==> design.v <==
`timescale 1ns / 1ps
module fifo
(
 input we,  
 input re,
 input clk,
 input rst,
 input [7:0] data_in,
 output full,
 output reg [7:0] data_o,
 output  empty
);
integer i;
reg [4:0] pr,pw;
reg [7:0] mem [31:0];
assign empty = (pw == pr);
assign full  = ((pw + 5'd1) == pr);
 always@(posedge clk )
begin
 if(!rst)
  begin
   pr<=5'd1;
   pw<=5'd1;
   for(i=0;i<=31;i=i+1)
    begin
      mem[i]<=8'b0;
    end
  end
else
begin
  if(re&&!empty)
   begin
     data_o<=mem[pr];
     pr<=pr+5'd1;
   end
  if(we&&!full )
   begin
     mem[pw]<=data_in;
     pw<=pw+5'd1;
   end
end
end
endmodule
`timescale 1ns / 1ps
module UART_User_interface(
input [7:0]data_in,
input [2:0]addr,
input wr_en,
input rd_en,
input rst,
input clk,
input fifo_full,
output reg [7:0]AXI_data_out,
output reg [7:0]data_fifo,
output reg fifo_wr_en,
output     [7:0]reg_array0,
output     [7:0]reg_array1,
output     [7:0]reg_array3,
output     [7:0]reg_array4
    );
 reg [7:0] mem [0:7];
assign reg_array0=mem[0];    
assign reg_array1=mem[1];    
assign reg_array3=mem[3];    
assign reg_array4=mem[4];    
always @ (posedge clk) begin
 if (!rst) begin
   mem[0] <= 8'b0;
   mem[1] <= 8'b0;
   mem[2] <= 8'b0;
   mem[3] <= 8'b0;
   mem[4] <= 8'b0;
   mem[5] <= 8'b0;
   mem[6] <= 8'b0;
   mem[7] <= 8'b0;
   AXI_data_out <= 8'b0;
   data_fifo <= 8'b0;
   fifo_wr_en <= 1'b0;
    end
 else begin
   if (wr_en) 
      begin
       mem[addr] <= data_in;
       AXI_data_out <= 0;
         if (addr== 3'b000&& !fifo_full && reg_array3[7] == 0)
         begin                              
            fifo_wr_en <= 1'b1;             
            data_fifo <= data_in;
            mem[5] <= 8'b11111101;
         end 
         else 
         begin
            mem[5]<= 8'b11111111;
            fifo_wr_en <= 1'b0;
            data_fifo <= 8'b0;
         end  
   end	  
   else if (rd_en) begin
	       AXI_data_out <= mem[addr];
	       fifo_wr_en <= 1'b0;
   end
   else begin
	      AXI_data_out <= 0;
	      fifo_wr_en <= 1'b0;
	      mem[5]<= 8'b11111111;
   end	 
 end
end
endmodule
`timescale 1ns / 1ps
module c_div
(
input control,               
input clk_cpu,               
input rst,
input [7:0] tx,              
input [7:0] rate,            
output reg baud_clock,       
output reg baud_tick         
);
reg [15:0] value_rate;
reg  [22:0] int_counter;
reg generate_clk;
always @( posedge clk_cpu)
begin
	if (!rst)
		begin
         value_rate <=16'b0;
		 int_counter <= 0;
	     baud_clock <=1;
         generate_clk <= 0;
         baud_tick <= 0;
		end
    else if (control) begin
         value_rate <= {rate,tx};
         generate_clk <= 1;
         baud_tick <= 0;
    end
    else if (generate_clk) begin
	      if (int_counter == ((value_rate/2)))   
		     begin
		      int_counter <= 0;
		      baud_clock <= ~baud_clock;
		      baud_tick <= ~baud_clock;
		      end
	      else begin
		      int_counter <= int_counter + 1;
		      baud_tick <= 0;
	      end
          end
    else begin
             value_rate <= 16'b0;
		     int_counter <= 0;
	         baud_clock <=1;
	         baud_tick <= 0;
         end
end
endmodule
`timescale 1ns / 1ps
module Process(
    input LCR0,                            
    input LCR1,
    input LCR2,                            
    input LCR3,                            
    input LCR4,                           
    input LCR5,
    input [7:0] data_in,  
    input fifo_empty,                      
    input clk,
    input reset,
    input tx_ready,                       
    output reg  fifo_read,                
    output reg [8:0] data_out,  
    output reg  [3:0] data_length,
    output reg [1:0] num_stop_bit,     
    output reg data_out_active         
    );
 reg  [3:0] data_in_length ;
 reg [7:0] data;
 reg [2:0] state;
 reg [2:0] next_state;
 reg parity;
 parameter  IDLE = 1'b0;
 parameter  data_processing = 1'b1;
always @(posedge clk)
begin
  if (reset==0)  state<= IDLE;
  else           state<= next_state;
end
always @*
 begin
   data_out_active =  0;
   data_out =0;
   num_stop_bit =0;
   data_length =0;
   fifo_read = 0;
   data = 0;
   data_in_length = 0;
   parity = 0;
   next_state = IDLE;
   case (state)
   IDLE:
     begin
    if ( fifo_empty == 0 && tx_ready)   
       begin                            
      fifo_read = 1;                     
     next_state = data_processing ;
       end
 end
data_processing:
    begin
    data_out_active=1;
 case({LCR0,LCR1})               
      2'b00:   begin data_in_length =5; data = {3'b000, data_in[4:0]}; end
      2'b01:   begin data_in_length =6; data = {2'b00,  data_in[5:0]}; end
      2'b10:   begin data_in_length =7; data = {1'b0,   data_in[6:0]}; end
      default: begin data_in_length =8; data = data_in;               end
 endcase
 parity = (^data) ^ LCR5;
     if (LCR3==1)
 begin
      data_length = data_in_length + 4'd1 ;
      data_out = {1'b0,data} | ({8'b0,parity} << data_in_length) ;
     end
 else
      begin
      data_length =  data_in_length;
      data_out = {1'b0,data};
      end
 case (LCR2)                             
 1'b0:    num_stop_bit=2'b01;    
 default: begin
        case({LCR0,LCR1})
        2'b00:   num_stop_bit=2'b10 ;     
        default: num_stop_bit= 2'b11 ;    
        endcase
     end
endcase
    if(!tx_ready)
       next_state=  IDLE;
    else
       next_state=  data_processing ;
    end
 default: begin
    next_state = IDLE;
 end
endcase
 end
endmodule
`timescale 1ns / 1ps
module transmitter(
    input [8:0] data_in,           
    input [1:0] num_stop_bit,
    input reset,
    input [3:0] data_length,            
    input MCR1,                   
    input clk,                   
    input baud_tick,             
    input data_valid ,            
    input n_CTS ,
    output reg  serial_data_out,
    output reg  n_RTS,                       
    output reg  tx_done,          
    output tx_ready              
    );
  reg  [9:0] data;
  reg [13:0] clk_counter;
  reg [3:0] length;
  reg [3:0] bit_counter;  
  reg start_transmit;
  reg tx;
  assign tx_ready = !tx_done;
always @(posedge clk)
 begin
   if (!reset) begin
        data <= 0;
        length <= 0;
        clk_counter <=0;
        bit_counter <= 0;
        n_RTS <= 1;
        tx_done <=0;
        serial_data_out <= 1;
        tx <=1;
       end
   else if (!baud_tick) begin
   end
   else if (data_valid && MCR1 && tx && !n_CTS) begin
         data <= {data_in[8:0],1'b0};      
         length <= data_length;
         bit_counter <= 0;
         tx_done <= 0;
         n_RTS <= 1;    
         tx <=0;
   end 
  else if ( MCR1 && !tx)begin
    n_RTS <= 0;   
    if (bit_counter <= length) begin
       if (clk_counter == 15) begin              
          clk_counter <=  0;                     
          bit_counter <= bit_counter + 1;
          serial_data_out <= data[0];
          data <= {1'b0,data[9:1]};
          end
       else  begin
          serial_data_out <= data[0];
          clk_counter <= clk_counter +1;
        end      
     end
    else begin
     n_RTS <= 0;
        case (num_stop_bit)
      2'b01: begin
           if (clk_counter == 15)begin             
             clk_counter <=  0;
             tx_done <= 1;
             tx<=1;       
             serial_data_out <= 1;
              end
           else  begin
             serial_data_out <=1;
             clk_counter <= clk_counter +1;            
           end
       end
      2'b10:begin                         
           if (clk_counter == 23)begin            
             clk_counter <=  0;
             tx_done <= 1;
             tx<=1;     
             serial_data_out <=1;
              end
           else  begin
             clk_counter <= clk_counter +1;
              serial_data_out <=1;              
              end         
       end
    2'b11:begin
           if (clk_counter == 31)begin             
             clk_counter <=  0;
             tx_done <= 1;
             tx<=1;      
             serial_data_out <=1;
              end
           else  begin
             clk_counter <= clk_counter +1;
             serial_data_out <=1;             
              end         
      end
    default begin
           if (clk_counter == 15)begin             
             clk_counter <=  0;
             tx_done <= 1;
             tx<=1;         
             serial_data_out <=1;
              end
           else  begin
             clk_counter <= clk_counter +1; 
             serial_data_out <=1;            
              end       
     end
     endcase
    end    
 end
 else begin
       data <= 0;
       length <= 0;
       clk_counter <=0;
       bit_counter <= 0;
       n_RTS <= 1;
       tx_done <=0;
       serial_data_out <= 1;
       tx <= 1;
 end 
end
endmodule
`timescale 1ns / 1ps
module UART_Top_Module(
input clk,                      
input rst,                      
input [7:0] data_in,            
input wr_en,rd_en,              
input [2:0] address,            
output  [7:0]data_o,            
output  serial_data_out,        
output  n_RTS,                  
output  tx_done,                
input   n_CTS                 
);
wire b1;
wire [7:0]b2;
wire b3;
wire [7:0]ar0;
wire [7:0]ar1;
wire [7:0]ar3;
wire [7:0]ar4;
wire e1, e2;
wire [8:0]e3;
wire [1:0]e4;
wire [3:0]e5;
wire e6;
wire c1, c3;
wire [7:0]c2;
wire  d1, d2;
assign tx_done = e6;
 UART_User_interface UI1 ( .clk(clk), .rst(rst),
  .wr_en(wr_en), .rd_en(rd_en), .data_in(data_in)
  , .addr(address), .fifo_full(b1),
  .data_fifo(b2), .fifo_wr_en(b3), .AXI_data_out(data_o),
  .reg_array0(ar0), .reg_array1(ar1), .reg_array3(ar3)
  , .reg_array4(ar4)
  );
  fifo F1( .clk(clk), .rst(rst),
  .we(b3), .data_in(b2), .re(c1),
  .full(b1), .data_o(c2), .empty(c3));
  c_div CD1( .rst(rst),
  .clk_cpu(clk), .tx(ar0), .rate(ar1), .control(ar3[7]),
  .baud_clock(d1), .baud_tick(d2));
  Process pr(
  .clk(clk), 
  .reset(rst),
  .data_in(c2), 
  .fifo_empty(c3), 
  .tx_ready(e1),
  .LCR0(ar3[0]), 
  .LCR1(ar3[1]),
  .LCR2(ar3[2]),
  .LCR3(ar3[3]),
  .LCR4(ar3[4]),
  .LCR5(ar3[5]),
  .fifo_read(c1), 
  .data_out_active(e2),
  .data_out(e3), 
  .num_stop_bit(e4),
  .data_length(e5));
  transmitter TX(  .reset(rst),
  .data_valid(e2), .data_in(e3), .num_stop_bit(e4), .data_length(e5), .MCR1(ar4[1]), .clk(clk), .baud_tick(d2),
  .serial_data_out(serial_data_out), .n_RTS(n_RTS), .tx_done(e6),.tx_ready(e1),.n_CTS(n_CTS));
 endmodule
==> run.sh <==
#!/bin/bash
# the make line also repeats each setting of config.mk as NAME=value (left out here)
make -C /OpenROAD-flow-scripts/flow DESIGN_CONFIG=/design/flow/config.mk WORK_HOME=/design/flow/orfs CLKGATE_MAP_FILE= finish
==> config.mk <==
export PLATFORM = sky130hd
export DESIGN_NAME = UART_Top_Module
export DESIGN_NICKNAME = UART_Top_Module
export VERILOG_FILES = /design/flow/design.v
export SDC_FILE = /design/flow/constraint.sdc
export NUM_CORES = 4
export LEC_CHECK = 0
export CAP_MARGIN = 20
export CORE_MARGIN = 2
export CORE_UTILIZATION = 68
export SETUP_SLACK_MARGIN = 1.0
export SLEW_MARGIN = 20
==> constraint.sdc <==
create_clock -name core_clock -period 3.69 [get_ports {clk}]
set_input_delay 0.7380 -clock core_clock [delete_from_list [all_inputs] [get_ports {clk}]]
set_output_delay 0.7380 -clock core_clock [all_outputs]
set_load 0.01 [all_outputs]
==> Changelog: implementation, run 1 <==
### Implementation results

* Worst-Margin Slew at 1.08 ns
* Post-synth area hogs: edfxtp_1 (49%), mux4_2 (11%), dfxtp_1 (11%)
* Clock power frac at 37.4%
* Power Dens Cells at 532 mW/mm2
* CTS Buffer Depth at 3
* PnR worst setup slack at 1.01 ns
* Combinational share of power at 15.9%
* Comb group at 1900 uW
* Fmax at 374 MHz
* Total GRT Usage at 29.7%
* Hold path startpoint: TX.length[3]
* Fin nets at 1556
* Hold Fails Final Rpt at 0
* Yosys stat cell total at 1483
* Hold EP: TX.length[3]
* Post-synthesis adder-cell area fraction at 0.996%
* Vias in the first global route at 12100
* Ports at 27
* DIE WIDTH at 176 um
* Setup slack, reg-to-reg at 1.01 ns
* Logic area at 0.00774 mm2
* CP Capture Type: register
* Antenna viol nets, final at 0
* Crit share post-route at 72.5%
* Register area at 0.0120 mm2
* Compound-gate portion of the synthesized area at 5.27%
* Htree depth at 2
* WL final at 44600 um
* Sw Share at 24.5%
* Yosys Chip Area at 0.0201 mm2
* Post-synth EDFFs at 328
* Critical setup path kind: reg2reg
* Placeable Area at 0.0289 mm2
* Comb area leader: simple AND/OR/NAND/NOR gates
* Met1 WL at 18500 um
* Buffers and inverters on the worst path at 1
* Seq pwr share at 46.7%
* GRT Residual Overflow at 0
* Post-synthesis simple-gate area fraction at 16.4%
* Largest stage delay, worst path at 0.63 ns
* Worst-path clk slew at 0.06 ns
* Synth unique cells at 63
* CP cell instances: nand3_1 > xnor2_4 > o311ai_4 > buf_12 > o21ai_1
* Die height at 176 um
* Final setup violation count at 0
* Min Tclk post-route at 2.68 ns
* Clock tree root driver cell: clkbuf_16
* Fin util at 77.7%
* FP Util at 69.4%
* Setup Skew at 0.0217 ns
* Synthesis-to-finish area growth at 11.9%
* Post-synthesis cell area at 0.0201 mm2
* Post-DP HPWL at 28900 um
* Hold Crit Class: reg2reg
* Slew Viols, Final at 0
* Power of the clock network at 4470 uW
* Initial antenna violation count at 1
* R2R Path End: F1.mem[20][2]
* Registers, synthesis at 434
* Critical path's top delay family: AND-OR/OR-AND gates
* Pint at 9030 uW
* DRC viols at 0
* Largest net degree at the start of global routing at 69
* Critical path endpoint: F1.mem[20][2]
* Yosys Warn Count at 5
* Synthesized area per cell at 13.5 um2
* Run status: finished clean
* Area fraction in mux cells at 11.9%
* Die Size at 0.0309 mm2
* Count of tool warnings at 36
* CTS tree: yes
* Reg2Reg Depth at 5
* Most frequent cell after synthesis: edfxtp_1
* Clock buffer count from CTS at 44
* WP depth at 5
* Crit path DAT at 2.85 ns
* FP Rows at 62
* Sequential Power at 5580 uW
* Number of vias per cell at 6.24
* Cells after synthesis at 1483
* RSZ-0062 raised after global routing: true
* Sequential area share after synthesis at 59.6%
* Nets at Floorplan at 1515
* 1st-iter DRT viols at 1383
* Synth Area in XOR/XNOR at 3.44%
* Launch point of the critical path: F1.pw[2]
* WL met3 at 3450 um
* Area leader share at 49.0%
* Max IR drop VDD at 477 uV
* Layout filler cell count at 1727
* Synth area leader: edfxtp_1
* Most common library cells after synthesis: edfxtp_1 (328), and2_1 (315), dfxtp_1 (106), nor2_1 (101), mux4_2 (96)
* Top routing layer used: met5
* Clk sink count at 434
* Placed instance area at 0.0208 mm2
* Async SR Flop Fraction at 0%
* Routed len/inst at 22.9 um
* Worst hold stages at 2
* Via count at 12100
* Clock latency on the worst-skew pair at 0.55 ns
* Dpl ws at 0.369 ns
* Sw Pwr at 2920 uW
* Placer congestion estimate at 0.837
* Met2 WL post-DR at 21200 um
* CP max FO at 13
* Maxcap violations at 0
* First-pass GRT wire length at 69900 um
* Reg-to-reg startpoint: F1.pw[2]
* Slowest CP cell: dfxtp_1
* Crit path DRT at 3.87 ns
* ANT cells at 0
* IO buf count at 26
* Drt pass-1 iters at 7
* Slew headroom at 28.2%
* Dominant Register Cell: edfxtp_1
* Crit start category: register
* Leading power group: sequential cells
* Setup TNS at 0 ns
* Design area at 0.0225 mm2
* Leak pwr at 0.00795 uW
## timing repair
| action | in CTS | in global routing |
|---|---|---|
| gates cloned | 0 | 0 |
| buffers inserted | 8 | 3 |
| pin swaps | 4 | 2 |
| gates resized | 10 | 17 |
| endpoints found under the setup margin | 515 | 272 |
| hold buffers | 0 | 0 |
## per-stage QoR
stage	total power, uW	std cells	hold slack (ns)
floorplan	7050	1483	0.432
global placement	7530	1851	0.433
detailed placement	7570	1851	0.449
CTS	12000	1941	0.457
global route	12300	1944	0.474
finish	12000	1944	0.455
## final cells by class
class,instances,area share [%]
tap,384,2.14
sequential,434,53.3
timing repair buffer,87,3.43
multi-input combinational,939,34.4
clock buffer,69,5.81
inverter,18,0.300
clock inverter,13,0.640
## per-layer routing
layer | global-route usage (%) | up-vias
met2 | 47.1 | 503
met4 | 10.2 | 2
li1 | - | 5539
met3 | 5.52 | 83
met1 | 42.1 | 6005
met5 | 0 | -
==> inputs of run 2 (changes only) <==
CORE_UTILIZATION = 40   (was 68)
SETUP_SLACK_MARGIN = 0.11   (was 1.0)
clock period = 3.57 ns   (was 3.69 ns; I/O delays follow)
==> run 2 against run 1 <==
Synthesized area did not move. Sequential share of layout area fell by 0.44 points. Clock power rose by 9.2%. Worst setup slack got worse by 0.49 ns. First-iteration DRC count fell by 22%. Register-to-register slack got worse by 0.49 ns. Critical endpoint is now F1.mem[0][3]. Highest routed layer is now met4. Clock skew barely moved. Utilization fell by 32 points. Die area rose by 68%. Non-clock buffer count fell by 18. Still clean. Critical path type unchanged.
==> Changelog: implementation, run 2 <==
### Implementation results

* Run status: finished clean (unchanged)
* Antenna viol nets, final at 0 (unchanged)
* First-pass GRT wire length at 73000 um (was 69900 um)
* Launch point of the critical path: F1.pw[1] (was F1.pw[2])
* CP max FO at 16 (was 13)
* Comb group at 1910 uW (was 1900 uW)
* Power of the clock network at 4880 uW (was 4470 uW)
* Worst-path clk slew at 0.06 ns (about the same)
* RSZ-0062 raised after global routing: false (was true)
* Leading power group: sequential cells (unchanged)
* Reg2Reg Depth at 6 (was 5)
* Area leader share at 49.0% (unchanged)
* Post CTS Setup Buffer Count at 0 (was 8)
* Slew Viols, Final at 0 (unchanged)
* Buffers and inverters on the worst path at 1 (unchanged)
* DIE WIDTH at 228 um (was 176 um)
* 1st-iter DRT viols at 1084 (was 1383)
* Hold Crit Class: reg2reg (unchanged)
* Yosys Warn Count at 5 (unchanged)
* R2R Path End: F1.mem[0][3] (was F1.mem[20][2])
* Sw Pwr at 3170 uW (was 2920 uW)
* Min Tclk post-route at 3.04 ns (was 2.68 ns)
* Slew headroom at 26.3% (was 28.2%)
* Resized Gates After CTS at 0 (was 10)
* Worst hold stages at 2 (unchanged)
* Layout filler cell count at 4471 (was 1727)
* Pint at 9420 uW (was 9030 uW)
* Most common library cells after synthesis: edfxtp_1 (328), and2_1 (315), dfxtp_1 (106), nor2_1 (101), mux4_2 (96) (unchanged)
* Htree depth at 2 (unchanged)
* DRC viols at 0 (unchanged)
* Area fraction in mux cells at 11.9% (unchanged)
* Hold_buf cts at 0 (unchanged)
* Yosys Chip Area at 0.0201 mm2 (unchanged)
* FP Rows at 82 (was 62)
* Drt pass-1 iters at 6 (was 7)
* Comb area leader: simple AND/OR/NAND/NOR gates (unchanged)
* Seq pwr share at 46.1% (was 46.7%)
* Clock buffer count from CTS at 47 (was 44)
* Ports at 27 (unchanged)
* GRT Residual Overflow at 0 (unchanged)
* FP Util at 40.3% (was 69.4%)
* Logic area at 0.00762 mm2 (was 0.00774 mm2)
* CP cell instances: ha_1 > nand3_1 > xnor2_2 > o311ai_4 > buf_4 > o21ai_0 (was nand3_1 > xnor2_4 > o311ai_4 > buf_12 > o21ai_1)
* Power Dens Cells at 555 mW/mm2 (was 532 mW/mm2)
* Sequential Power at 5800 uW (was 5580 uW)
* Clock latency on the worst-skew pair at 0.59 ns (was 0.55 ns)
* Clock tree root driver cell: clkbuf_16 (unchanged)
* Dominant Register Cell: edfxtp_1 (unchanged)
* Register area at 0.0120 mm2 (about the same)
* Sequential area share after synthesis at 59.6% (unchanged)
* Vias in the first global route at 11800 (was 12100)
* Post-DP HPWL at 31000 um (was 28900 um)
* Slowest CP cell: o21ai_0 (was dfxtp_1)
* Max IR drop VDD at 337 uV (was 477 uV)
* Crit share post-route at 85.3% (was 72.5%)
* Hold Fails Final Rpt at 0 (unchanged)
* Die Size at 0.0520 mm2 (was 0.0309 mm2)
* Maxcap violations at 0 (unchanged)
* Placer congestion estimate at 0.833 (was 0.837)
* Synthesis-to-finish area growth at 12.9% (was 11.9%)
* Post-synthesis adder-cell area fraction at 0.996% (unchanged)
* Combinational share of power at 15.1% (was 15.9%)
* Fin nets at 1541 (was 1556)
* Setup slack, reg-to-reg at 0.53 ns (was 1.01 ns)
* Count of tool warnings at 32 (was 36)
* Most frequent cell after synthesis: edfxtp_1 (unchanged)
* Die height at 228 um (was 176 um)
* Total GRT Usage at 18.2% (was 29.7%)
* Leak pwr at 0.00788 uW (was 0.00795 uW)
* Largest stage delay, worst path at 0.86 ns (was 0.63 ns)
* Post-synthesis cell area at 0.0201 mm2 (unchanged)
* Yosys stat cell total at 1483 (unchanged)
* Async SR Flop Fraction at 0% (unchanged)
* CTS tree: yes (unchanged)
* Fmax at 328 MHz (was 374 MHz)
* Synthesized area per cell at 13.5 um2 (unchanged)
* Registers, synthesis at 434 (unchanged)
* Sw Share at 25.2% (was 24.5%)
* Initial antenna violation count at 0 (was 1)
* Clk sink count at 434 (unchanged)
* Critical setup path kind: reg2reg (unchanged)
* Setup TNS at 0 ns (unchanged)
* Compound-gate portion of the synthesized area at 5.27% (unchanged)
* WL final at 46800 um (was 44600 um)
* Number of vias per cell at 5.38 (was 6.24)
* Placeable Area at 0.0499 mm2 (was 0.0289 mm2)
* Synth Area in XOR/XNOR at 3.44% (unchanged)
* Placed instance area at 0.0211 mm2 (was 0.0208 mm2)
* WP depth at 6 (was 5)
* Crit path DRT at 3.77 ns (was 3.87 ns)
* CP Capture Type: register (unchanged)
* Critical path's top delay family: AND-OR/OR-AND gates (unchanged)
* Design area at 0.0227 mm2 (was 0.0225 mm2)
* Hold path startpoint: TX.length[3] (unchanged)
* Post-synth area hogs: edfxtp_1 (49%), mux4_2 (11%), dfxtp_1 (11%) (unchanged)
* Via count at 11900 (was 12100)
* Largest net degree at the start of global routing at 64 (was 69)
* IO buf count at 26 (unchanged)
* Routed len/inst at 21.1 um (was 22.9 um)
* ANT cells at 0 (unchanged)
* Reg-to-reg startpoint: F1.pw[1] (was F1.pw[2])
* Final setup violation count at 0 (unchanged)
* Worst-Margin Slew at 1.09 ns (was 1.08 ns)
* Crit path DAT at 3.24 ns (was 2.85 ns)
* Crit start category: register (unchanged)
* Post-synthesis simple-gate area fraction at 16.4% (unchanged)
* Synth area leader: edfxtp_1 (unchanged)
* Final Total Pwr at 12600 uW (was 12000 uW)
* Cells after synthesis at 1483 (unchanged)
* Clock power frac at 38.8% (was 37.4%)
* CTS Buffer Depth at 3 (unchanged)
* Nets at Floorplan at 1515 (unchanged)
* Synth unique cells at 63 (unchanged)
* Setup Skew at 0.0215 ns (was 0.0217 ns)
* Final std cells w/o fill at 2220 (was 1944)
* Critical path endpoint: F1.mem[0][3] (was F1.mem[20][2])
* # placed instances at 2130 (was 1851)
* Post-synth EDFFs at 328 (unchanged)
* Hold EP: TX.length[3] (unchanged)
==> run 2: cell type report <==
class	instances	area share (%)
Sequential cell	434	52.8
Inverter	18	0.298
Timing Repair Buffer	69	2.69
Tap cell	672	3.71
Clock inverter	28	1.23
Multi-Input combinational cell	939	33.6
Clock buffer	60	5.63
==> run 2: through the flow <==
step / setup slack (ns) / hold slack [ns] / utilization, %
detailed placement: 0.484 / 0.454 / 42.3
global placement: 0.608 / 0.444 / 42.3
global route: 0.331 / 0.485 / 45.5
finish: 0.525 / 0.458 / 45.5
CTS: 0.414 / 0.462 / 45.5
floorplan: 0.819 / 0.432 / -
==> run 2: metal layers <==
metal | wire length [um] | vias up | track usage, %
li1 | - | 5528 | -
met5 | 0 | - | 0
met2 | 21200 | 347 | 27.6
met1 | 21500 | 5976 | 26.3
met4 | 1420 | 0 | 6.35
met3 | 2700 | 82 | 3.24
==> inputs of run 3 (changes only) <==
ABC_AREA = 0   (was unset)
CORE_UTILIZATION = 72   (was 40)
CTS_CLUSTER_DIAMETER = 363   (was unset)
SETUP_SLACK_MARGIN = -0.13   (was 0.11)
TNS_END_PERCENT = 5   (was unset)
clock period = 2.0 ns   (was 3.57 ns; I/O delays follow)
==> run 3 against run 2 <==
The layout now fails its checks (setup timing). Die area decreased by 44%. Clock power increased by about 60%. Synthesized area unchanged. Worst setup slack got worse by 0.87 ns. Non-clock buffer count increased by 127. Sequential share of layout area decreased by 3.1 points. Total power increased by 79%. Critical endpoint is now F1.data_o[3]. Largest cell class unchanged. Largest power group unchanged.
==> Changelog: implementation, run 3 <==
### Implementation results

* Run status: complete, but fails checks (was finished clean)
* SO Viols: setup timing
* CP cell instances: buf_12 > clkbuf_16 > mux4_2 > mux4_2 > mux2_2 (was ha_1 > nand3_1 > xnor2_2 > o311ai_4 > buf_4 > o21ai_0)
* Nets at Floorplan at 1515 (unchanged)
* Die height at 171 um (was 228 um)
* Crit path DRT at 2.30 ns (was 3.77 ns)
* WL final at 52900 um (was 46800 um)
* Pint at 16800 uW (was 9420 uW)
* Hold Fails Final Rpt at 0 (unchanged)
* # placed instances at 1940 (was 2130)
* IO buf count at 26 (unchanged)
* Critical setup path kind: reg2reg (unchanged)
* Hold_buf cts at 0 (unchanged)
* Hold EP: TX.serial_data_out (was TX.length[3])
* Final std cells w/o fill at 2046 (was 2220)
* Most common library cells after synthesis: edfxtp_1 (328), and2_1 (315), dfxtp_1 (106), nor2_1 (101), mux4_2 (96) (unchanged)
* CP most frequent cell: mux4_2
* Initial antenna violation count at 0 (unchanged)
* Sequential area share after synthesis at 59.6% (unchanged)
* First-pass GRT wire length at 75400 um (was 73000 um)
* DRC viols at 0 (unchanged)
* Synth Area in XOR/XNOR at 3.44% (unchanged)
* CTS Buffer Depth at 3 (unchanged)
* Register area at 0.0120 mm2 (about the same)
* Async SR Flop Fraction at 0% (unchanged)
* Leading power group: sequential cells (unchanged)
* Ports at 27 (unchanged)
* ANT cells at 0 (unchanged)
* Dominant Register Cell: edfxtp_1 (unchanged)
* Htree depth at 2 (unchanged)
* Number of vias per cell at 6.58 (was 5.38)
* Logic area at 0.00821 mm2 (was 0.00762 mm2)
* Routed len/inst at 25.9 um (was 21.1 um)
* CTS tree: yes (unchanged)
* Slew Viols, Final at 0 (unchanged)
* Yosys Warn Count at 5 (unchanged)
* Most frequent cell after synthesis: edfxtp_1 (unchanged)
* Slowest CP cell: mux4_2 (was o21ai_0)
* Power of the clock network at 7830 uW (was 4880 uW)
* Reg2Reg Depth at 5 (was 6)
* WL met3 at 5190 um (was 2700 um)
* Launch point of the critical path: F1.pr[0] (was F1.pw[1])
* Setup Skew at 0.0248 ns (was 0.0215 ns)
* Area leader share at 49.0% (unchanged)
* Post-synthesis simple-gate area fraction at 16.4% (unchanged)
* Antenna viol nets, final at 0 (unchanged)
* Comb group at 4350 uW (was 1910 uW)
* Post-synth area hogs: edfxtp_1 (49%), mux4_2 (11%), dfxtp_1 (11%) (unchanged)
* Area fraction in mux cells at 11.9% (unchanged)
* Synthesis-to-finish area growth at 20.0% (was 12.9%)
* Clock power frac at 34.7% (was 38.8%)
* Count of tool warnings at 37 (was 32)
* Die Size at 0.0293 mm2 (was 0.0520 mm2)
* Worst-Margin Slew at 0.616 ns (was 1.09 ns)
* Sw Share at 25.4% (was 25.2%)
* Clk sink count at 434 (unchanged)
* Power Dens Cells at 936 mW/mm2 (was 555 mW/mm2)
* Crit start category: register (unchanged)
* Yosys stat cell total at 1483 (unchanged)
* Largest stage delay, worst path at 0.54 ns (was 0.86 ns)
* RSZ-0062 raised after global routing: true (was false)
* Fmax at 427 MHz (was 328 MHz)
* Slew headroom at 58.8% (was 26.3%)
* Cells after synthesis at 1483 (unchanged)
* GRT Residual Overflow at 0 (unchanged)
* Layout filler cell count at 1241 (was 4471)
* Worst-path clk slew at 0.06 ns (about the same)
* Vias in the first global route at 12900 (was 11800)
* Total GRT Usage at 34.9% (was 18.2%)
* Comb area leader: simple AND/OR/NAND/NOR gates (unchanged)
* Max IR drop VDD at 842 uV (was 337 uV)
* Final setup violation count at 582 (was 0)
* Clock latency on the worst-skew pair at 0.56 ns (was 0.59 ns)
* Post-synthesis cell area at 0.0201 mm2 (unchanged)
* Leak pwr at 0.00870 uW (was 0.00788 uW)
* Via count at 13500 (was 11900)
* Drt pass-1 iters at 9 (was 6)
* FP Rows at 61 (was 82)
* Clock tree root driver cell: clkbuf_16 (unchanged)
* Yosys Chip Area at 0.0201 mm2 (unchanged)
* Worst hold stages at 3 (was 2)
* Hold Crit Class: in2reg (was reg2reg)
* DIE WIDTH at 171 um (was 228 um)
* Buffers and inverters on the worst path at 2 (was 1)
* Reg-to-reg startpoint: F1.pr[0] (was F1.pw[1])
* Maxcap violations at 0 (unchanged)
* Placer congestion estimate at 0.921 (was 0.833)
* Registers, synthesis at 434 (unchanged)
* Hold path startpoint: rst (was TX.length[3])
* Compound-gate portion of the synthesized area at 5.27% (unchanged)
* Synthesized area per cell at 13.5 um2 (unchanged)
* Met2 WL post-DR at 26500 um (was 21200 um)
* Crit share post-route at 117% (was 85.3%)
* Top routing layer used: met4 (unchanged)
* Synth unique cells at 63 (unchanged)
* Critical path endpoint: F1.data_o[3] (was F1.mem[0][3])
* Combinational share of power at 19.3% (was 15.1%)
* Setup slack, reg-to-reg at -0.34 ns (was 0.53 ns)
* Min Tclk post-route at 2.34 ns (was 3.04 ns)
* Seq pwr share at 46.0% (was 46.1%)
* Critical path's top delay family: multiplexers (was AND-OR/OR-AND gates)
* 1st-iter DRT viols at 1747 (was 1084)
* Min Hold Slack at 0.385 ns (was 0.458 ns)
* Post-synthesis adder-cell area fraction at 0.996% (unchanged)
* FP Util at 72.7% (was 40.3%)
* WP depth at 5 (was 6)
* CP Capture Type: register (unchanged)
* Post-synth EDFFs at 328 (unchanged)
* CP max FO at 7 (was 16)
* R2R Path End: F1.data_o[3] (was F1.mem[0][3])
* Post-DP HPWL at 32200 um (was 31000 um)
* Placeable Area at 0.0276 mm2 (was 0.0499 mm2)
* Crit path DAT at 2.64 ns (was 3.24 ns)
* Largest net degree at the start of global routing at 46 (was 64)
* Fin nets at 1665 (was 1541)
* Met1 WL at 18800 um (was 21500 um)
* PnR worst setup slack at -0.343 ns (was 0.525 ns)
* Sequential Power at 10400 uW (was 5800 uW)
* Synth area leader: edfxtp_1 (unchanged)
* Sw Pwr at 5720 uW (was 3170 uW)
* Clock buffer count from CTS at 44 (was 47)
run 3: per-stage QoR:
step / TNS (ns) / instance area [um2] / power, uW / worst slack, ns / utilization (%)
floorplan: -68.48 / 20300 / 13000 / -0.244 / -
global placement: -83.80 / 21900 / 14000 / -0.231 / 79.3
detailed placement: -143.09 / 21900 / 14100 / -0.366 / 79.3
CTS: -59.25 / 23600 / 21800 / -0.261 / 85.4
global route: -138.54 / 24100 / 23100 / -0.361 / 87.3
finish: -114.48 / 24100 / 22600 / -0.343 / 87.3
run 3: cell type report:
cell class | instances | area share, %
sequential | 434 | 49.7
multi-input combinational | 939 | 34.1
timing repair buffer | 196 | 8.33
clock buffer | 62 | 5.06
tap | 378 | 1.96
clock inverter | 19 | 0.545
inverter | 18 | 0.301
run 3: timing repair:
action                                  in CTS  in global routing
resized                                     54                 69
endpoints found under the setup margin     533                565
cloned                                       1                  5
buffers inserted                             9                 10
pin swaps                                   10                 26
run 3: layer usage:
metal | vias up | global-route usage (%)
li1 | 5781 | -
met1 | 6570 | 45.8
met2 | 916 | 57.3
met3 | 191 | 6.82
met4 | 0 | 15.7
met5 | - | 0
==> inputs of run 4 (changes only) <==
ABC_AREA = 1   (was 0)
CELL_PAD_IN_SITES_DETAIL_PLACEMENT = 2   (was unset)
CELL_PAD_IN_SITES_GLOBAL_PLACEMENT = 1   (was unset)
CORE_MARGIN = 9   (was 2)
CORE_UTILIZATION = 60   (was 72)
CTS_CLUSTER_DIAMETER = 295   (was 363)
CTS_CLUSTER_SIZE = 25   (was unset)
GPL_ROUTABILITY_DRIVEN = 1   (was unset)
GPL_TIMING_DRIVEN = 1   (was unset)
PLACE_DENSITY_LB_ADDON = 0.26   (was unset)
SETUP_SLACK_MARGIN = 0.37   (was -0.13)
SLEW_MARGIN = 35   (was 20)
TNS_END_PERCENT = 65   (was 5)
clock period = 2.92 ns   (was 2.0 ns; I/O delays follow)
==> run 4 against run 3 <==
The run now fails in detailed placement. Die area rose by 38%. Synthesized area hardly changed. Synthesized cell count increased by 42%.
==> Changelog: implementation, run 4 <==
### Physical design

* Run status: did not finish (was complete, but fails checks)
* Exit stage: detailed placement
* Tool error: [ERROR DPL-0033] detailed placement checks failed during check placement.
* Post-synthesis cell area at 0.0201 mm2 (about the same)
* Sequential area share after synthesis at 59.5% (was 59.6%)
* Placer congestion estimate at 0.925 (was 0.921)
* Post-synthesis simple-gate area fraction at 22.5% (was 16.4%)
* Post-synth area hogs: edfxtp_1 (49%), nor2_1 (11%), dfxtp_1 (11%) (was edfxtp_1 (49%), mux4_2 (11%), dfxtp_1 (11%))
* Post-synthesis adder-cell area fraction at 0.996% (about the same)
* FP Util at 61.3% (was 72.7%)
* Die height at 201 um (was 171 um)
* Area leader share at 49.0% (about the same)
* Registers, synthesis at 434 (unchanged)
* Yosys stat cell total at 2110 (was 1483)
* Ports at 27 (unchanged)
* Yosys Warn Count at 5 (unchanged)
* Synthesized area per cell at 9.53 um2 (was 13.5 um2)
* Most common library cells after synthesis: nor2_1 (568), edfxtp_1 (328), nand2_1 (274), o21ai_0 (212), inv_1 (115) (was edfxtp_1 (328), and2_1 (315), dfxtp_1 (106), nor2_1 (101), mux4_2 (96))
* Async SR Flop Fraction at 0% (unchanged)
* Synth Area in XOR/XNOR at 1.70% (was 3.44%)
* Synth unique cells at 41 (was 63)
* FP Rows at 66 (was 61)
* Yosys Chip Area at 0.0201 mm2 (about the same)
* Compound-gate portion of the synthesized area at 10.6% (was 5.27%)
* Placeable Area at 0.0328 mm2 (was 0.0276 mm2)
* Area fraction in mux cells at 0% (was 11.9%)
* Nets at Floorplan at 2142 (was 1515)
* Cells after synthesis at 2110 (was 1483)
* Most frequent cell after synthesis: nor2_1 (was edfxtp_1)
* DIE WIDTH at 201 um (was 171 um)
* IO buf count at 26 (unchanged)
* Post-synth EDFFs at 328 (unchanged)
* Comb area leader: simple AND/OR/NAND/NOR gates (unchanged)
* Dominant Register Cell: edfxtp_1 (unchanged)
* Synth area leader: edfxtp_1 (unchanged)
* Die Size at 0.0404 mm2 (was 0.0293 mm2)
==> run 4: metrics by stage <==
step	power, uW	hold slack [ns]	instance area (um2)	std cells	setup WS, ns
after global placement	10300	0.433	20900	2527	0.261
after floorplan	9200	0.414	20100	2110	0.441
==> inputs of run 5 (changes only) <==
ABC_AREA = unset   (was 1)
CELL_PAD_IN_SITES_GLOBAL_PLACEMENT = unset   (was 1)
CORE_ASPECT_RATIO = 1.56   (was unset)
CORE_MARGIN = 6   (was 9)
CORE_UTILIZATION = 21   (was 60)
CTS_CLUSTER_DIAMETER = 279   (was 295)
CTS_CLUSTER_SIZE = unset   (was 25)
GPL_ROUTABILITY_DRIVEN = unset   (was 1)
GPL_TIMING_DRIVEN = unset   (was 1)
PLACE_DENSITY_LB_ADDON = 0.15   (was 0.26)
SETUP_SLACK_MARGIN = -0.1   (was 0.37)
SLEW_MARGIN = 20   (was 35)
TNS_END_PERCENT = 45   (was 65)
clock period = 2.01 ns   (was 2.92 ns; I/O delays follow)
==> run 5 against run 4 <==
Now fails the layout checks on setup timing. Synthesized area barely moved. Die area rose to 2.6 times the previous value. Synthesized cell count fell by 30%.
==> Changelog: implementation, run 5 <==
### Implementation results

* Run status: complete, but fails checks (was did not finish)
* SO Viols: setup timing
* Post-synthesis simple-gate area fraction at 16.4% (was 22.5%)
* Clock tree root driver cell: clkbuf_16
* Cells after synthesis at 1483 (was 2110)
* Yosys stat cell total at 1483 (was 2110)
* Placeable Area at 0.0947 mm2 (was 0.0328 mm2)
* Hold Crit Class: in2reg
* # placed instances at 2839
* Critical setup path kind: reg2reg
* Crit path DAT at 2.69 ns
* Initial antenna violation count at 1
* Buffers and inverters on the worst path at 3
* Final Total Pwr at 24200 uW
* Dominant Register Cell: edfxtp_1 (unchanged)
* FP Rows at 141 (was 66)
* Critical path's top delay family: multiplexers
* Total GRT Usage at 13.1%
* Area fraction in mux cells at 11.9% (was 0%)
* Hold path startpoint: rst
* Final std cells w/o fill at 2964
* CP most frequent cell: mux4_2
* Vias in the first global route at 14900
* Yosys Chip Area at 0.0201 mm2 (about the same)
* WP depth at 6
* Comb group at 4670 uW
* Clock power frac at 38.0%
* Sequential area share after synthesis at 59.6% (was 59.5%)
* WL final at 68400 um
* Post-DP HPWL at 50100 um
* 1st-iter DRT viols at 445
* Pint at 17900 uW
* Async SR Flop Fraction at 0% (unchanged)
* Largest stage delay, worst path at 0.54 ns
* Combinational share of power at 19.3%
* Crit start category: register
* Compound-gate portion of the synthesized area at 5.27% (was 10.6%)
* Count of tool warnings at 35
* Registers, synthesis at 434 (unchanged)
* Hold_buf cts at 0
* Seq pwr share at 42.7%
* Setup Skew at 0.0279 ns
* Die Size at 0.103 mm2 (was 0.0404 mm2)
* Critical path endpoint: F1.data_o[7]
* Setup TNS at -100.31 ns
* Clk sink count at 434
* CTS tree: yes
* DRC viols at 0
* Post-synthesis cell area at 0.0201 mm2 (about the same)
* Slew Viols, Final at 0
* Clock latency on the worst-skew pair at 0.60 ns
* Sequential Power at 10300 uW
* Final setup violation count at 560
* Met3 Use GR at 1.71%
* Min Tclk post-route at 2.36 ns
* Max IR drop VDD at 563 uV
* Sw Share at 25.9%
* Sw Pwr at 6270 uW
* Reg2Reg Depth at 6
* R2R Path End: F1.data_o[7]
* Launch point of the critical path: F1.pr[0]
* Post-synthesis adder-cell area fraction at 0.996% (about the same)
* PnR worst setup slack at -0.345 ns
* Synth Area in XOR/XNOR at 3.44% (was 1.70%)
* Clock buffer count from CTS at 46
* Most frequent cell after synthesis: edfxtp_1 (was nor2_1)
* Leak pwr at 0.00943 uW
* Maxcap violations at 0
* Power of the clock network at 9190 uW
* Die height at 398 um (was 201 um)
* Setup slack, reg-to-reg at -0.35 ns
* Leading power group: sequential cells
* Dpl ws at -0.430 ns
* Comb area leader: simple AND/OR/NAND/NOR gates (unchanged)
* Slew headroom at 59.4%
* First-pass GRT wire length at 101000 um
* Fmax at 425 MHz
* Slowest CP cell: mux4_2
* Synthesized area per cell at 13.5 um2 (was 9.53 um2)
* CP Capture Type: register
* Synthesis-to-finish area growth at 32.6%
* Hold EP: F1.pw[0]
* Fin nets at 1742
* Ports at 27 (unchanged)
* Global-route met1 utilization at 12.7%
* Synth unique cells at 63 (was 41)
* Largest net degree at the start of global routing at 43
* Worst-path clk slew at 0.06 ns
* CTS Buffer Depth at 3
* Antenna viol nets, final at 0
* CP max FO at 4
* Placer congestion estimate at 0.781 (was 0.925)
* RSZ-0062 raised after global routing: true
* Post-synth EDFFs at 328 (unchanged)
* Power Dens Cells at 908 mW/mm2
* IO buf count at 26 (unchanged)
* Htree depth at 2
* Met2 Resource Use GR at 27.9%
* FP Util at 21.2% (was 61.3%)
* Reg-to-reg startpoint: F1.pr[0]
* Crit share post-route at 117%
* Synth area leader: edfxtp_1 (unchanged)
* Min Hold Slack at 0.297 ns
* Worst hold stages at 3
* Routed len/inst at 23.1 um
* Gr busiest metal: met2
* Yosys Warn Count at 5 (unchanged)
* CP cell instances: buf_12 > buf_8 > buf_6 > mux4_2 > mux4_2 > mux2_4
* Area leader share at 49.0% (about the same)
* Drt pass-1 iters at 4
* Most common library cells after synthesis: edfxtp_1 (328), and2_1 (315), dfxtp_1 (106), nor2_1 (101), mux4_2 (96) (was nor2_1 (568), edfxtp_1 (328), nand2_1 (274), o21ai_0 (212), inv_1 (115))
* Worst-Margin Slew at 0.606 ns
* Number of vias per cell at 4.33
* GRT Residual Overflow at 0
* Nets at Floorplan at 1515 (was 2142)
* DIE WIDTH at 260 um (was 201 um)
* Hold Fails Final Rpt at 0
* Via count at 12800
* Crit path DRT at 2.35 ns
* Post-synth area hogs: edfxtp_1 (49%), mux4_2 (11%), dfxtp_1 (11%) (was edfxtp_1 (49%), nor2_1 (11%), dfxtp_1 (11%))
run 5: routing by layer:
metal  wire length, um  vias up
li1                  -     5922
met1             23500     6667
met2             41400      151
met3              1540       91
met4              2000        0
met5                 0        -
run 5: timing repair:
item / 4_1_cts / 5_1_grt
resized: 111 / 106
cloned: 4 / 6
pin swaps: 26 / 27
buffers inserted: 28 / 8
setup endpoints to repair: 577 / 574
run 5: area by class of cell:
class / count / area, um2
multi-input cells: 939 / 8590
diodes: 1 / 2.50
well taps: 1215 / 1520
clock inverters: 26 / 310
clock buffers: 60 / 1280
inverters: 18 / 72.6
fillers: 9884 / 68100
flip-flops and latches: 434 / 12000
repair buffers: 271 / 2860
run 5: stage by stage:
stage	instance area, um2	utilization, %
5_1_grt	26600	28.1
6_report	26600	28.1
3_3_place_gp	23800	25.1
2_1_floorplan	20500	-
3_5_place_dp	23800	25.1
4_1_cts	26200	27.6
==> inputs of run 6 (changes only) <==
ABC_AREA = 0   (was unset)
CELL_PAD_IN_SITES_DETAIL_PLACEMENT = 0   (was 2)
CELL_PAD_IN_SITES_GLOBAL_PLACEMENT = 0   (was unset)
CORE_ASPECT_RATIO = unset   (was 1.56)
CORE_MARGIN = 9   (was 6)
CORE_UTILIZATION = 61   (was 21)
CTS_CLUSTER_DIAMETER = 295   (was 279)
GPL_TIMING_DRIVEN = 1   (was unset)
PLACE_DENSITY_LB_ADDON = 0.12   (was 0.15)
SETUP_SLACK_MARGIN = 0.48   (was -0.1)
TNS_END_PERCENT = unset   (was 45)
clock period = 1.72 ns   (was 2.01 ns; I/O delays follow)
==> run 6 against run 5 <==
The layout still fails its checks (setup timing). Via count is 7.7% higher. Clock skew fell by 0.0052 ns. Flip-flop count stayed put. Cell count shrank 25%. Largest cell class unchanged. Highest routed layer unchanged.
==> Changelog: implementation, run 6 <==
### Implementation results

* Yosys Chip Area at 0.0201 mm2 (unchanged)
* Registers, synthesis at 434 (unchanged)
* Htree depth at 2 (unchanged)
* Count of tool warnings at 35 (unchanged)
* Reg-to-reg startpoint: F1.pw[0] (was F1.pr[0])
* Routed len/inst at 25.8 um (was 23.1 um)
* Synth unique cells at 63 (unchanged)
* Combinational share of power at 20.5% (was 19.3%)
* Slew headroom at 53.8% (was 59.4%)
* Clock latency on the worst-skew pair at 0.57 ns (was 0.60 ns)
* Drt pass-1 iters at 5 (was 4)
* Fmax at 433 MHz (was 425 MHz)
* Clock tree root driver cell: clkbuf_16 (unchanged)
* Leading power group: sequential cells (unchanged)
* Maxcap violations at 0 (unchanged)
* Die Size at 0.0398 mm2 (was 0.103 mm2)
* Power Dens Cells at 1040 mW/mm2 (was 908 mW/mm2)
* Dominant Register Cell: edfxtp_1 (unchanged)
* Comb group at 5710 uW (was 4670 uW)
* Largest net degree at the start of global routing at 34 (was 43)
* DIE WIDTH at 199 um (was 260 um)
* Antenna viol nets, final at 0 (unchanged)
* Design area at 0.0269 mm2 (was 0.0266 mm2)
* Compound-gate portion of the synthesized area at 5.27% (unchanged)
* Initial antenna violation count at 0 (was 1)
* Sequential Power at 12100 uW (was 10300 uW)
* Total GRT Usage at 26.7% (was 13.1%)
* Sw Share at 25.7% (was 25.9%)
* Clk sink count at 434 (unchanged)
* Yosys stat cell total at 1483 (unchanged)
* First-pass GRT wire length at 79800 um (was 101000 um)
* Ports at 27 (unchanged)
* Crit start category: register (unchanged)
* Vias in the first global route at 13300 (was 14900)
* Setup Skew at 0.0228 ns (was 0.0279 ns)
* Placer congestion estimate at 0.858 (was 0.781)
* Largest stage delay, worst path at 0.47 ns (was 0.54 ns)
* CTS Buffer Depth at 3 (unchanged)
* WP depth at 9 (was 6)
* CP max FO at 8 (was 4)
* Final Total Pwr at 27900 uW (was 24200 uW)
* PnR worst setup slack at -0.590 ns (was -0.345 ns)
* Post-synth area hogs: edfxtp_1 (49%), mux4_2 (11%), dfxtp_1 (11%) (unchanged)
* CP cell instances: inv_4 > ha_4 > xnor2_4 > nand3_4 > o311ai_4 > buf_6 > buf_12 > nor2_4 > and2_1 (was buf_12 > buf_8 > buf_6 > mux4_2 > mux4_2 > mux2_4)
* CTS tree: yes (unchanged)
* Hold_buf cts at 0 (unchanged)
* Async SR Flop Fraction at 0% (unchanged)
* Final setup violation count at 604 (was 560)
* DRC viols at 0 (unchanged)
* Placed instance area at 0.0229 mm2 (was 0.0238 mm2)
* Synth area leader: edfxtp_1 (unchanged)
* Clock buffer count from CTS at 46 (unchanged)
* Nets at Floorplan at 1515 (unchanged)
* SO Viols: setup timing (unchanged)
* Hold path startpoint: rst (unchanged)
* R2R Path End: F1.mem[2][0] (was F1.data_o[7])
* Run status: complete, but fails checks (unchanged)
* Crit path DRT at 2.04 ns (was 2.35 ns)
* Fin nets at 1768 (was 1742)
* Worst-path clk slew at 0.07 ns (was 0.06 ns)
* Placeable Area at 0.0325 mm2 (was 0.0947 mm2)
* Yosys Warn Count at 5 (unchanged)
* Buffers and inverters on the worst path at 3 (unchanged)
* Critical setup path kind: reg2reg (unchanged)
* Most common library cells after synthesis: edfxtp_1 (328), and2_1 (315), dfxtp_1 (106), nor2_1 (101), mux4_2 (96) (unchanged)
* FP Rows at 66 (was 141)
* Sequential area share after synthesis at 59.6% (unchanged)
* Post-synthesis simple-gate area fraction at 16.4% (unchanged)
* Post-synthesis adder-cell area fraction at 0.996% (unchanged)
* Hold EP: F1.pw[0] (unchanged)
* Seq pwr share at 43.3% (was 42.7%)
* IO buf count at 26 (unchanged)
* Slew Viols, Final at 0 (unchanged)
* Most frequent cell after synthesis: edfxtp_1 (unchanged)
* Number of vias per cell at 6.24 (was 4.33)
* Via count at 13800 (was 12800)
* Hold Crit Class: in2reg (unchanged)
* WL final at 57000 um (was 68400 um)
* Power of the clock network at 10100 uW (was 9190 uW)
* GRT Residual Overflow at 0 (unchanged)
* Worst-Margin Slew at 0.688 ns (was 0.606 ns)
* CP Capture Type: register (unchanged)
* FP Util at 61.8% (was 21.2%)
* Comb area leader: simple AND/OR/NAND/NOR gates (unchanged)
* Logic area at 0.00945 mm2 (was 0.00859 mm2)
* Max IR drop VDD at 949 uV (was 563 uV)
* RSZ-0062 raised after global routing: true (unchanged)
* Hold Fails Final Rpt at 0 (unchanged)
* Post-DP HPWL at 33300 um (was 50100 um)
* Register area at 0.0120 mm2 (about the same)
* Pint at 20700 uW (was 17900 uW)
* Post-synth EDFFs at 328 (unchanged)
* Setup TNS at -239.66 ns (was -100.31 ns)
* Layout filler cell count at 1633 (was 9884)
* Area leader share at 49.0% (unchanged)
* Synth Area in XOR/XNOR at 3.44% (unchanged)
* Reg2Reg Depth at 9 (was 6)
* Die height at 199 um (was 398 um)
* Critical path's top delay family: AND-OR/OR-AND gates (was multiplexers)
* Crit path DAT at 2.63 ns (was 2.69 ns)
* Fin util at 82.6% (was 28.1%)
* Post-synthesis cell area at 0.0201 mm2 (unchanged)
* Critical path endpoint: F1.mem[2][0] (was F1.data_o[7])
* Worst hold stages at 4 (was 3)
* Clock power frac at 36.2% (was 38.0%)
* Area fraction in mux cells at 11.9% (unchanged)
* Crit share post-route at 134% (was 117%)
* Cells after synthesis at 1483 (unchanged)
* Launch point of the critical path: F1.pw[0] (was F1.pr[0])
* Min Hold Slack at 0.333 ns (was 0.297 ns)
* Setup slack, reg-to-reg at -0.59 ns (was -0.35 ns)
* ANT cells at 0 (was 1)
* Sw Pwr at 7160 uW (was 6270 uW)
* 1st-iter DRT viols at 1569 (was 445)
* Leak pwr at 0.00980 uW (was 0.00943 uW)
* Slowest CP cell: o311ai_4 (was mux4_2)
* Min Tclk post-route at 2.31 ns (was 2.36 ns)
* Synthesized area per cell at 13.5 um2 (unchanged)
* Synthesis-to-finish area growth at 33.7% (was 32.6%)
-- run 6: metrics by stage --
step / setup WS, ns / instances
6_report: -0.590 / 2213
5_1_grt: -0.651 / 2213
4_1_cts: -0.542 / 2175
3_5_place_dp: -0.623 / 2067
3_3_place_gp: -0.541 / 2067
2_1_floorplan: -0.441 / 1483
-- run 6: routing by layer --
| layer | share of wire, % | GRT usage [%] |
|---|---|---|
| met4 | 3.8 | 9.42 |
| met3 | 7.9 | 3.96 |
| met1 | 38 | 35.3 |
| met2 | 50 | 44.6 |
| met5 | 0 | 0 |
-- run 6: cell type report --
type | count | share of cell area, %
Clock inverter | 23 | 0.880
Sequential cell | 434 | 44.8
Tap cell | 442 | 2.06
Clock buffer | 60 | 4.63
Multi-Input combinational cell | 941 | 35.2
Inverter | 18 | 0.270
Timing Repair Buffer | 295 | 12.2
-- run 6: what timing repair did --
action                     CTS  global route
setup buffers               20            25
pin swaps                   55           106
setup endpoints to repair  742           758
resized                    127           362
gates cloned                 5            13
==> inputs of run 7 (changes only) <==
CORE_MARGIN = 2   (was 9)
CORE_UTILIZATION = 71   (was 61)
PLACE_DENSITY_LB_ADDON = 0.29   (was 0.12)
SETUP_SLACK_MARGIN = unset   (was 0.48)
clock period = 1.47 ns   (was 1.72 ns; I/O delays follow)
==> run 7 against run 6 <==
Largest power group unchanged. Via count rose by 19%. Highest routed layer is now met5. Flip-flop count did not move. Critical path type unchanged. Cell area decreased by 3.9%. Wire length up 36%. Clock power increased by about 10%. Still fails the layout checks on setup timing.
==> Changelog: implementation, run 7 <==
### Implementation results

* Run status: complete, but fails checks (unchanged)
* SO Viols: setup timing (unchanged)
* Slew headroom at 54.6% (was 53.8%)
* IO buf count at 26 (unchanged)
* FP Util at 72.1% (was 61.8%)
* Placeable Area at 0.0279 mm2 (was 0.0325 mm2)
* CTS Buffer Depth at 3 (unchanged)
* Final setup violation count at 743 (was 604)
* WL final at 77400 um (was 57000 um)
* Reg2Reg Depth at 9 (unchanged)
* CP max FO at 16 (was 8)
* Slowest CP cell: dfxtp_4 (was o311ai_4)
* Clock power frac at 35.0% (was 36.2%)
* Worst-Margin Slew at 0.678 ns (was 0.688 ns)
* Fin nets at 1777 (was 1768)
* First-pass GRT wire length at 97200 um (was 79800 um)
* Yosys Warn Count at 5 (unchanged)
* Post-synthesis adder-cell area fraction at 0.996% (unchanged)
* Critical path endpoint: F1.mem[2][3] (was F1.mem[2][0])
* Combinational share of power at 21.6% (was 20.5%)
* DRC viols at 0 (unchanged)
* Setup Skew at 0.0364 ns (was 0.0228 ns)
* Synth area leader: edfxtp_1 (unchanged)
* Crit share post-route at 172% (was 134%)
* Synthesized area per cell at 13.5 um2 (unchanged)
* Synth Area in XOR/XNOR at 3.44% (unchanged)
* Comb group at 7090 uW (was 5710 uW)
* Crit path DAT at 2.80 ns (was 2.63 ns)
* Slew Viols, Final at 0 (unchanged)
* Compound-gate portion of the synthesized area at 5.27% (unchanged)
* Power of the clock network at 11500 uW (was 10100 uW)
* Reg-to-reg startpoint: F1.pw[1] (was F1.pw[0])
* Top routing layer used: met5 (was met4)
* DIE WIDTH at 172 um (was 199 um)
* WL met3 at 11400 um (was 4530 um)
* Clock buffer count from CTS at 43 (was 46)
* Hold EP: TX.serial_data_out (was F1.pw[0])
* Clock tree root driver cell: clkbuf_16 (unchanged)
* Registers, synthesis at 434 (unchanged)
* Nets at Floorplan at 1515 (unchanged)
* Most frequent cell after synthesis: edfxtp_1 (unchanged)
* Routed len/inst at 35.9 um (was 25.8 um)
* WP depth at 9 (unchanged)
* Htree depth at 2 (unchanged)
* Area fraction in mux cells at 11.9% (unchanged)
* Power Dens Cells at 1270 mW/mm2 (was 1040 mW/mm2)
* CP cell instances: inv_4 > ha_4 > xnor2_4 > nand3_4 > buf_12 > o311ai_4 > buf_12 > nor2_2 > and2_1 (was inv_4 > ha_4 > xnor2_4 > nand3_4 > o311ai_4 > buf_6 > buf_12 > nor2_4 > and2_1)
* Post-synth EDFFs at 328 (unchanged)
* PnR worst setup slack at -1.06 ns (was -0.590 ns)
* Largest stage delay, worst path at 0.40 ns (was 0.47 ns)
* Number of vias per cell at 7.65 (was 6.24)
* Leak pwr at 0.00952 uW (was 0.00980 uW)
* Setup TNS at -505.44 ns (was -239.66 ns)
* Antenna viol nets, final at 0 (unchanged)
* Area leader share at 49.0% (unchanged)
* Yosys stat cell total at 1483 (unchanged)
* Hold Fails Final Rpt at 0 (unchanged)
* GRT Residual Overflow at 0 (unchanged)
* Critical setup path kind: reg2reg (unchanged)
* FP Rows at 61 (was 66)
* Die height at 172 um (was 199 um)
* CP most frequent cell: buf_12
* Logic area at 0.00884 mm2 (was 0.00945 mm2)
* Synthesis-to-finish area growth at 28.5% (was 33.7%)
* Dominant Register Cell: edfxtp_1 (unchanged)
* 1st-iter DRT viols at 3163 (was 1569)
* Leading power group: sequential cells (unchanged)
* Async SR Flop Fraction at 0% (unchanged)
* Crit path DRT at 1.74 ns (was 2.04 ns)
* Worst hold stages at 4 (unchanged)
* CP Capture Type: register (unchanged)
* Vias in the first global route at 15600 (was 13300)
* RSZ-0062 raised after global routing: true (unchanged)
* Hold Crit Class: in2reg (unchanged)
* Sw Pwr at 9390 uW (was 7160 uW)
* Placer congestion estimate at 0.896 (was 0.858)
* Most common library cells after synthesis: edfxtp_1 (328), and2_1 (315), dfxtp_1 (106), nor2_1 (101), mux4_2 (96) (unchanged)
* Met2 WL post-DR at 34900 um (was 28600 um)
* Min Hold Slack at 0.347 ns (was 0.333 ns)
* R2R Path End: F1.mem[2][3] (was F1.mem[2][0])
* Sequential Power at 14200 uW (was 12100 uW)
* Hold path startpoint: rst (unchanged)
* Yosys Chip Area at 0.0201 mm2 (unchanged)
* Post-synthesis cell area at 0.0201 mm2 (unchanged)
* CTS tree: yes (unchanged)
* Via count at 16500 (was 13800)
* Drt pass-1 iters at 10 (was 5)
* Post-synth area hogs: edfxtp_1 (49%), mux4_2 (11%), dfxtp_1 (11%) (unchanged)
* Launch point of the critical path: F1.pw[1] (was F1.pw[0])
* Cells after synthesis at 1483 (unchanged)
* Ports at 27 (unchanged)
* Critical path's top delay family: simple AND/OR/NAND/NOR gates (was AND-OR/OR-AND gates)
* Sequential area share after synthesis at 59.6% (unchanged)
* Met1 WL at 22600 um (was 21700 um)
* Worst-path clk slew at 0.07 ns (about the same)
* Buffers and inverters on the worst path at 3 (unchanged)
* Register area at 0.0120 mm2 (about the same)
* Sw Share at 28.6% (was 25.7%)
* Pint at 23400 uW (was 20700 uW)
* Clock latency on the worst-skew pair at 0.60 ns (was 0.57 ns)
* Count of tool warnings at 35 (unchanged)
* Post-DP HPWL at 33800 um (was 33300 um)
* Layout filler cell count at 752 (was 1633)
* Max IR drop VDD at 1360 uV (was 949 uV)
* Post-synthesis simple-gate area fraction at 16.4% (unchanged)
* Largest net degree at the start of global routing at 34 (unchanged)
* Min Tclk post-route at 2.53 ns (was 2.31 ns)
* Fmax at 395 MHz (was 433 MHz)
* Setup slack, reg-to-reg at -1.06 ns (was -0.59 ns)
* Synth unique cells at 63 (unchanged)
* Clk sink count at 434 (unchanged)
* Initial antenna violation count at 5 (was 0)
* Dpl ws at -0.855 ns (was -0.623 ns)
* Crit start category: register (unchanged)
* Maxcap violations at 0 (unchanged)
* Comb area leader: simple AND/OR/NAND/NOR gates (unchanged)
* Hold_buf cts at 0 (unchanged)
* Total GRT Usage at 45.5% (was 26.7%)
* Seq pwr share at 43.3% (about the same)
* Die Size at 0.0297 mm2 (was 0.0398 mm2)
==> run 7: layout make-up <==
cell class,instances,area share [%]
multi-input cells,940,34.2
inverters,18,0.281
well taps,378,1.83
repair buffers,308,12.0
diodes,2,0.0194
clock inverters,21,0.674
clock buffers,56,4.47
flip-flops and latches,434,46.5
==> run 7: what timing repair did <==
item	4_1_cts	5_1_grt
pin swaps	102	42
gates resized	150	110
endpoints found under the hold margin	0	0
setup buffers	39	17
endpoints found under the setup margin	675	723
cloned	8	3
==> run 7: routing by layer <==
layer | global-route usage, % | up-vias
met2 | 77.2 | 2138
met5 | 0 | -
met3 | 11.7 | 743
li1 | - | 5999
met1 | 52.0 | 7609
met4 | 28.2 | 6
==> run 7: stage by stage <==
step | power [uW] | instances | area [um2] | utilization [%]
4_1_cts | 30900 | 2142 | 25300 | 91.0
3_3_place_gp | 19300 | 2019 | 22900 | 82.2
6_report | 32800 | 2157 | 25800 | 92.6
3_5_place_dp | 19500 | 2019 | 22900 | 82.2
5_1_grt | 33000 | 2155 | 25800 | 92.6
2_1_floorplan | 18000 | 1483 | 20700 | -
==> inputs of run 8 (changes only) <==
ABC_AREA = unset   (was 0)
CELL_PAD_IN_SITES_DETAIL_PLACEMENT = unset   (was 0)
CELL_PAD_IN_SITES_GLOBAL_PLACEMENT = unset   (was 0)
CORE_UTILIZATION = 68   (was 71)
CTS_CLUSTER_DIAMETER = unset   (was 295)
GPL_TIMING_DRIVEN = unset   (was 1)
PLACE_DENSITY_LB_ADDON = unset   (was 0.29)
SETUP_SLACK_MARGIN = 0.9   (was unset)
clock period = 3.63 ns   (was 1.47 ns; I/O delays follow)
==> run 8 against run 7 <==
The run now finishes clean. Cell count shrank 9.9%. Maximum frequency down 4.8%. Synthesized cell count is the same. Register-to-register slack better by 2.0 ns. Wire length fell by 43%. Non-clock buffer count down 218. Flip-flop count unchanged. Worst setup slack improved by 2.0 ns. Utilization down 15 points. Die area increased by 4.3%. Clock power decreased by 61%. Cell area decreased by 13%.
==> Changelog: implementation, run 8 <==
### Implementation results

* CP max FO at 68 (was 16)
* WP depth at 4 (was 9)
* Leak pwr at 0.00792 uW (was 0.00952 uW)
* R2R Path End: F1.data_o[0] (was F1.mem[2][3])
* Worst-path clk slew at 0.06 ns (was 0.07 ns)
* Yosys stat cell total at 1483 (unchanged)
* Slew headroom at 36.3% (was 54.6%)
* Count of tool warnings at 35 (unchanged)
* Pint at 9110 uW (was 23400 uW)
* Crit path DRT at 3.90 ns (was 1.74 ns)
* Crit path DAT at 2.93 ns (was 2.80 ns)
* Vias in the first global route at 12300 (was 15600)
* Leading power group: sequential cells (unchanged)
* RSZ-0062 raised after global routing: false (was true)
* Worst hold stages at 2 (was 4)
* Sequential area share after synthesis at 59.6% (unchanged)
* Fmax at 377 MHz (was 395 MHz)
* ANT cells at 0 (was 2)
* Number of vias per cell at 6.25 (was 7.65)
* Dominant Register Cell: edfxtp_1 (unchanged)
* Die Size at 0.0309 mm2 (was 0.0297 mm2)
* Placer congestion estimate at 0.836 (was 0.896)
* CP cell instances: buf_4 > mux4_2 > mux4_2 > mux2_2 (was inv_4 > ha_4 > xnor2_4 > nand3_4 > buf_12 > o311ai_4 > buf_12 > nor2_2 > and2_1)
* Clock tree root driver cell: clkbuf_16 (unchanged)
* Slew Viols, Final at 0 (unchanged)
* Max IR drop VDD at 409 uV (was 1360 uV)
* Crit share post-route at 73.2% (was 172%)
* Layout filler cell count at 1696 (was 752)
* CTS tree: yes (unchanged)
* CTS Buffer Depth at 3 (unchanged)
* CP most frequent cell: mux4_2 (was buf_12)
* Setup TNS at 0 ns (was -505.44 ns)
* DRC viols at 0 (unchanged)
* Post-synthesis simple-gate area fraction at 16.4% (unchanged)
* Hold Fails Final Rpt at 0 (unchanged)
* Sequential Power at 5670 uW (was 14200 uW)
* Nets at Floorplan at 1515 (unchanged)
* Htree depth at 2 (unchanged)
* Buffers and inverters on the worst path at 1 (was 3)
* Synthesis-to-finish area growth at 11.6% (was 28.5%)
* Routed len/inst at 22.7 um (was 35.9 um)
* Compound-gate portion of the synthesized area at 5.27% (unchanged)
* Most frequent cell after synthesis: edfxtp_1 (unchanged)
* 1st-iter DRT viols at 1190 (was 3163)
* Clock power frac at 36.9% (was 35.0%)
* Yosys Chip Area at 0.0201 mm2 (unchanged)
* Run status: finished clean (was complete, but fails checks)
* Die height at 176 um (was 172 um)
* Critical setup path kind: reg2reg (unchanged)
* FP Rows at 62 (was 61)
* Crit start category: register (unchanged)
* Power Dens Cells at 536 mW/mm2 (was 1270 mW/mm2)
* FP Util at 69.4% (was 72.1%)
* Setup Skew at 0.0176 ns (was 0.0364 ns)
* Via count at 12100 (was 16500)
* Largest stage delay, worst path at 0.73 ns (was 0.40 ns)
* Min Tclk post-route at 2.66 ns (was 2.53 ns)
* Critical path's top delay family: multiplexers (was simple AND/OR/NAND/NOR gates)
* Post-synth EDFFs at 328 (unchanged)
* Synthesized area per cell at 13.5 um2 (unchanged)
* CP Capture Type: register (unchanged)
* Comb group at 1920 uW (was 7090 uW)
* Fin nets at 1559 (was 1777)
* Ports at 27 (unchanged)
* Worst-Margin Slew at 0.956 ns (was 0.678 ns)
* Total GRT Usage at 29.6% (was 45.5%)
* Sw Pwr at 2910 uW (was 9390 uW)
* Slowest CP cell: buf_4 (was dfxtp_4)
* Hold path startpoint: TX.length[3] (was rst)
* First-pass GRT wire length at 69800 um (was 97200 um)
* WL final at 44200 um (was 77400 um)
* Cells after synthesis at 1483 (unchanged)
* Post-DP HPWL at 28500 um (was 33800 um)
* Sw Share at 24.2% (was 28.6%)
* Post-synth area hogs: edfxtp_1 (49%), mux4_2 (11%), dfxtp_1 (11%) (unchanged)
* Async SR Flop Fraction at 0% (unchanged)
* Reg-to-reg startpoint: F1.pr[1] (was F1.pw[1])
* Maxcap violations at 0 (unchanged)
* Power of the clock network at 4430 uW (was 11500 uW)
* Reg2Reg Depth at 4 (was 9)
* Initial antenna violation count at 0 (was 5)
* Hold Crit Class: reg2reg (was in2reg)
* Area leader share at 49.0% (unchanged)
* Seq pwr share at 47.2% (was 43.3%)
* Most common library cells after synthesis: edfxtp_1 (328), and2_1 (315), dfxtp_1 (106), nor2_1 (101), mux4_2 (96) (unchanged)
* Combinational share of power at 15.9% (was 21.6%)
* IO buf count at 26 (unchanged)
* Synth unique cells at 63 (unchanged)
* Placeable Area at 0.0289 mm2 (was 0.0279 mm2)
* Hold_buf cts at 0 (unchanged)
* Antenna viol nets, final at 0 (unchanged)
* Yosys Warn Count at 5 (unchanged)
* Launch point of the critical path: F1.pr[1] (was F1.pw[1])
* Comb area leader: simple AND/OR/NAND/NOR gates (unchanged)
* GRT Residual Overflow at 0 (unchanged)
* Area fraction in mux cells at 11.9% (unchanged)
* Hold EP: TX.length[3] (was TX.serial_data_out)
* Synth area leader: edfxtp_1 (unchanged)
* Clock buffer count from CTS at 44 (was 43)
* Post-synthesis adder-cell area fraction at 0.996% (unchanged)
* Registers, synthesis at 434 (unchanged)
* Setup slack, reg-to-reg at 0.97 ns (was -1.06 ns)
* DIE WIDTH at 176 um (was 172 um)
* Post-synthesis cell area at 0.0201 mm2 (unchanged)
* Synth Area in XOR/XNOR at 3.44% (unchanged)
* Largest net degree at the start of global routing at 69 (was 34)
* Drt pass-1 iters at 7 (was 10)
* Clock latency on the worst-skew pair at 0.54 ns (was 0.60 ns)
* Critical path endpoint: F1.data_o[0] (was F1.mem[2][3])
* Final Total Pwr at 12000 uW (was 32800 uW)
* Clk sink count at 434 (unchanged)
* Final setup violation count at 0 (was 743)
==> run 8: layer usage <==
metal / track usage [%] / part of all wire [%] / vias up
met4: 9.23 / 3.1 / 0
met5: 0 / 0 / -
met1: 42.0 / 41 / 5979
li1: - / - / 5554
met2: 49.1 / 49 / 511
met3: 3.35 / 7.0 / 97
==> run 8: cell type report <==
type                    count  area (um2)  share of cell area [%]
inverters                  18        67.6                   0.301
well taps                 384         480                    2.14
multi-input cells         939        7700                    34.3
clock inverters            19         188                   0.837
flip-flops and latches    434       12000                    53.4
repair buffers             90         798                    3.56
clock buffers              59        1210                    5.40
==> run 8: timing repair <==
action                     4_1_cts  5_1_grt
pin swaps                        4        1
setup endpoints to repair      496      455
setup buffers                    6        3
gates resized                   11        8
==> run 8: through the flow <==
stage / setup WS [ns] / instance area, um2 / hold slack [ns] / instances / util, %
floorplan: 0.867 / 20100 / 0.432 / 1483 / -
global placement: 0.523 / 20800 / 0.432 / 1856 / 72.0
detailed placement: 0.451 / 20800 / 0.463 / 1856 / 72.0
CTS: 0.908 / 22400 / 0.471 / 1940 / 77.3
global route: 0.912 / 22400 / 0.490 / 1943 / 77.5
finish: 0.974 / 22400 / 0.464 / 1943 / 77.5
Power figures rest on the tool's default switching activity, not on a simulated workload.
